==> inputs of run X <==
==> flow/design.v (excerpt) <==
module pcie_pio_ctrl (
  input          clk,
  input          reset,
  input          tvalid,
  input  [63:0]  tdata,
  output         tready,
  input  [7:0]   tstrb,
  input  [21:0]  tuser,
  input          tlast,
  output [7:0]   cfg_addr,
  output [31:0]  cfg_wr_data,
  output         cfg_rd_cmd,
  output         cfg_wr_cmd,
  input  [31:0]  cfg_rd_data,
  input          cfg_valid,
  output         fifo0_wr_cmd,
  output [131:0] fifo0_wr_data,
  input          fifo0_empty_flag,
  input          fifo0_full_flag,
  input          fifo0_prog_full_flag,
  input          fifo1_full_flag,
  input          fifo1_empty_flag,
  output         fifo1_rd_cmd,
  input  [131:0] fifo1_rd_data,
  input  [7:0]   cfg_bus_number,
  input  [4:0]   cfg_device_number,
  input  [2:0]   cfg_function_number,
  input          lnk_up,
  input          cfg_to_turnoff,
  output         cfg_to_turnoff_ok,
  output         tx_tvalid,
  output [63:0]  tx_tdata,
  input          tx_tready,
  output [7:0]   tx_tstrb,
  output         tx_tlast
);
==> flow/config.mk <==
export PLATFORM = sky130hd
export DESIGN_NAME = pcie_pio_ctrl
export DESIGN_NICKNAME = pcie_pio_ctrl
export VERILOG_FILES = /design/flow/design.v
export SDC_FILE = /design/flow/constraint.sdc
export NUM_CORES = 4
export LEC_CHECK = 0
export CAP_MARGIN = 20
export CORE_MARGIN = 2
export CORE_UTILIZATION = 70
export CTS_CLUSTER_SIZE = 23
export HOLD_SLACK_MARGIN = -0.08
export SETUP_SLACK_MARGIN = 0.5
export SLEW_MARGIN = 20
export TNS_END_PERCENT = 5
==> flow/constraint.sdc <==
create_clock -name core_clock -period 2.81 [get_ports {clk}]
set_input_delay 0.5620 -clock core_clock [delete_from_list [all_inputs] [get_ports {clk}]]
set_output_delay 0.5620 -clock core_clock [all_outputs]
set_load 0.01 [all_outputs]
run.sh (not shown) runs the stock make flow with config.mk's settings and CLKGATE_MAP_FILE=.
==> inputs of run E, as changes to run X <==
CORE_UTILIZATION = 40   (was 70)
CTS_CLUSTER_SIZE = default   (was 23)
HOLD_SLACK_MARGIN = default   (was -0.08)
SETUP_SLACK_MARGIN = default   (was 0.5)
TNS_END_PERCENT = default   (was 5)
==> flow/constraint.sdc (replaced) <==
create_clock -name core_clock -period 5.05 [get_ports {clk}]
set_input_delay 1.0100 -clock core_clock [delete_from_list [all_inputs] [get_ports {clk}]]
set_output_delay 1.0100 -clock core_clock [all_outputs]
set_load 0.01 [all_outputs]
==> inputs of run M, as changes to run X <==
CORE_UTILIZATION = 72   (was 70)
CTS_CLUSTER_DIAMETER = 400   (was default)
CTS_CLUSTER_SIZE = 10   (was 23)
HOLD_SLACK_MARGIN = default   (was -0.08)
PLACE_DENSITY_LB_ADDON = 0.07   (was default)
SETUP_SLACK_MARGIN = 0.44   (was 0.5)
TNS_END_PERCENT = default   (was 5)
==> comparison table <==
item                                                                                  run X                           run E                            run M
R2r endpoint                                                u_enc.tx_tdata[46]$_SDFFE_PP0P_  u_enc.tx_tstrb[6]$_SDFFE_PP0P_  u_enc.tx_tdata[30]$_SDFFE_PP0P_
Met3 GRT Util                                                                        0.0790                          0.0474                            0.100
Met2 global-route usage                                                               0.689                           0.414                            0.735
Leak pwr                                                                            23.3 nW                         22.6 nW                          23.9 nW
Avg WL per Cell                                                                     28.3 um                         26.4 um                          30.7 um
Fraction of area in registers                                                         0.511                           0.515                            0.505
Hold-critical path depth                                                                  2                               2                                3
Area post-placement                                                            67,500 sq um                    67,400 sq um                     67,800 sq um
Power density over the cells                                                    589 nW/um^2                     333 nW/um^2                      586 nW/um^2
Routed via count divided by cell count                                                 6.84                            5.72                             7.19
Antenna diode count                                                                      15                              10                               20
GRT Overall Usage                                                                     0.425                           0.254                            0.461
Slew at the pin closest to its max-slew limit                                      0.927 ns                         1.16 ns                          1.05 ns
Post-layout min period                                                              2.46 ns                         3.62 ns                          2.82 ns
Count of buffers added by post-CTS timing repair for setup                               26                               0                               18
Non-clk bufs                                                                            762                             645                              830
Combinational Power                                                               0.00148 W                      0.000795 W                        0.00156 W
Global placement routability congestion                                               0.948                           0.894                            0.955
Placed wire-length estimate after detailed placement                                 123 mm                          129 mm                           123 mm
Max Clock Freq                                                                      406 MHz                         276 MHz                          355 MHz
Largest fanout on the critical path                                                      15                              26                               15
Outcome                                                                      finished clean                  finished clean         finished with violations
Layout check failures                                                                     -                               -             negative setup slack
Crit path to                                                u_enc.tx_tdata[46]$_SDFFE_PP0P_  u_enc.tx_tstrb[6]$_SDFFE_PP0P_  u_enc.tx_tdata[30]$_SDFFE_PP0P_
Number of multi-input combinational cells in the layout                               3,125                           3,124                            3,124
Wire length of the first global-routing pass                                         282 mm                          288 mm                           295 mm
Setup violators final                                                                     0                               0                                1

* * *

==> inputs of run a <==
Starting RTL as in the previous note.
==> flow/design.v (excerpt) <==
module pcie_pio_ctrl (
  input          clk,
  input          reset,
  input          tvalid,
  input  [63:0]  tdata,
  output         tready,
  input  [7:0]   tstrb,
  input  [21:0]  tuser,
  input          tlast,
  output [7:0]   cfg_addr,
  output [31:0]  cfg_wr_data,
  output         cfg_rd_cmd,
  output         cfg_wr_cmd,
  input  [31:0]  cfg_rd_data,
  input          cfg_valid,
  output         fifo0_wr_cmd,
  output [131:0] fifo0_wr_data,
  input          fifo0_empty_flag,
  input          fifo0_full_flag,
  input          fifo0_prog_full_flag,
  input          fifo1_full_flag,
  input          fifo1_empty_flag,
  output         fifo1_rd_cmd,
  input  [131:0] fifo1_rd_data,
  input  [7:0]   cfg_bus_number,
  input  [4:0]   cfg_device_number,
  input  [2:0]   cfg_function_number,
  input          lnk_up,
  input          cfg_to_turnoff,
  output         cfg_to_turnoff_ok,
  output         tx_tvalid,
  output [63:0]  tx_tdata,
  input          tx_tready,
  output [7:0]   tx_tstrb,
  output         tx_tlast
);
export LEC_CHECK = 0
export ABC_AREA = 0
export CAP_MARGIN = 20
export CELL_PAD_IN_SITES_DETAIL_PLACEMENT = 0
export CORE_ASPECT_RATIO = 1.67
export CORE_MARGIN = 2
export CORE_UTILIZATION = 64
export GPL_TIMING_DRIVEN = 1
export PLACE_DENSITY_LB_ADDON = 0.02
export SLEW_MARGIN = 20
export TNS_END_PERCENT = 90
create_clock -name core_clock -period 2.87 [get_ports {clk}]
==> inputs of run b, as changes to run a <==
--- a/flow/config.mk
+++ b/flow/config.mk
@@ -8,3 +8,3 @@
 export ABC_AREA = 0
-export CAP_MARGIN = 20
+export CAP_MARGIN = 25
 export CELL_PAD_IN_SITES_DETAIL_PLACEMENT = 0
@@ -12,5 +12,7 @@
 export CORE_MARGIN = 2
-export CORE_UTILIZATION = 64
+export CORE_UTILIZATION = 72
 export GPL_TIMING_DRIVEN = 1
-export PLACE_DENSITY_LB_ADDON = 0.02
+export HOLD_SLACK_MARGIN = -0.1
+export PLACE_DENSITY_LB_ADDON = 0.01
+export SETUP_SLACK_MARGIN = 2.21
 export SLEW_MARGIN = 20
==> flow/constraint.sdc (replaced) <==
create_clock -name core_clock -period 7.44 [get_ports {clk}]
set_input_delay 1.4880 -clock core_clock [delete_from_list [all_inputs] [get_ports {clk}]]
set_output_delay 1.4880 -clock core_clock [all_outputs]
set_load 0.01 [all_outputs]
==> comparison <==
Area after synthesis is the same in run a and run b. Of run b and run a, run b has the higher via count (gap 0.83%, measured against run a). Against run b, the non-clock buffer count of run a is higher by 154. Between run b and run a, the lower cell count is in run b (gap 4.2%, measured against run a). In clock power, run a is at 2.7 times the value of run b. Against run b, the routed wire length of run a is larger by 1.4%. Of run a and run b, run b has the higher sequential share of layout area (gap 1.5 points). In run b the die size is lower than in run a, by about 11%.
==> figures <==
quantity	run b	run a
Maximum number of pins on one net before global-route repair	148	178
Internal power	12.1 mW	31.9 mW
Outcome	finished clean	finished clean
Met2 usage in global routing	71.6%	66.4%
Dpl ws	2210 ps	-222 ps
CP max FO	91	9
Delay of the slowest critical-path stage	820 ps	630 ps
Number of DRC markers in iteration 0	6129	5350
Capture point of the critical path	u_rf.array_reg[0][18]	u_enc.tx_tdata[10]
Comb area	21400 um2	21400 um2
Logic pwr share	3.3%	3.6%
Overall global routing resource usage	43.5%	39.5%
Number of non-filler instances in the completed layout	6558	6849
Startpoint kind of the worst setup timing path	primary input	register
Power of the clock network	6.47 mW	17.3 mW
Inserted Diodes	25	17
Worst r2r path cells	6	5
Power is estimated from default activity; no workload was simulated.
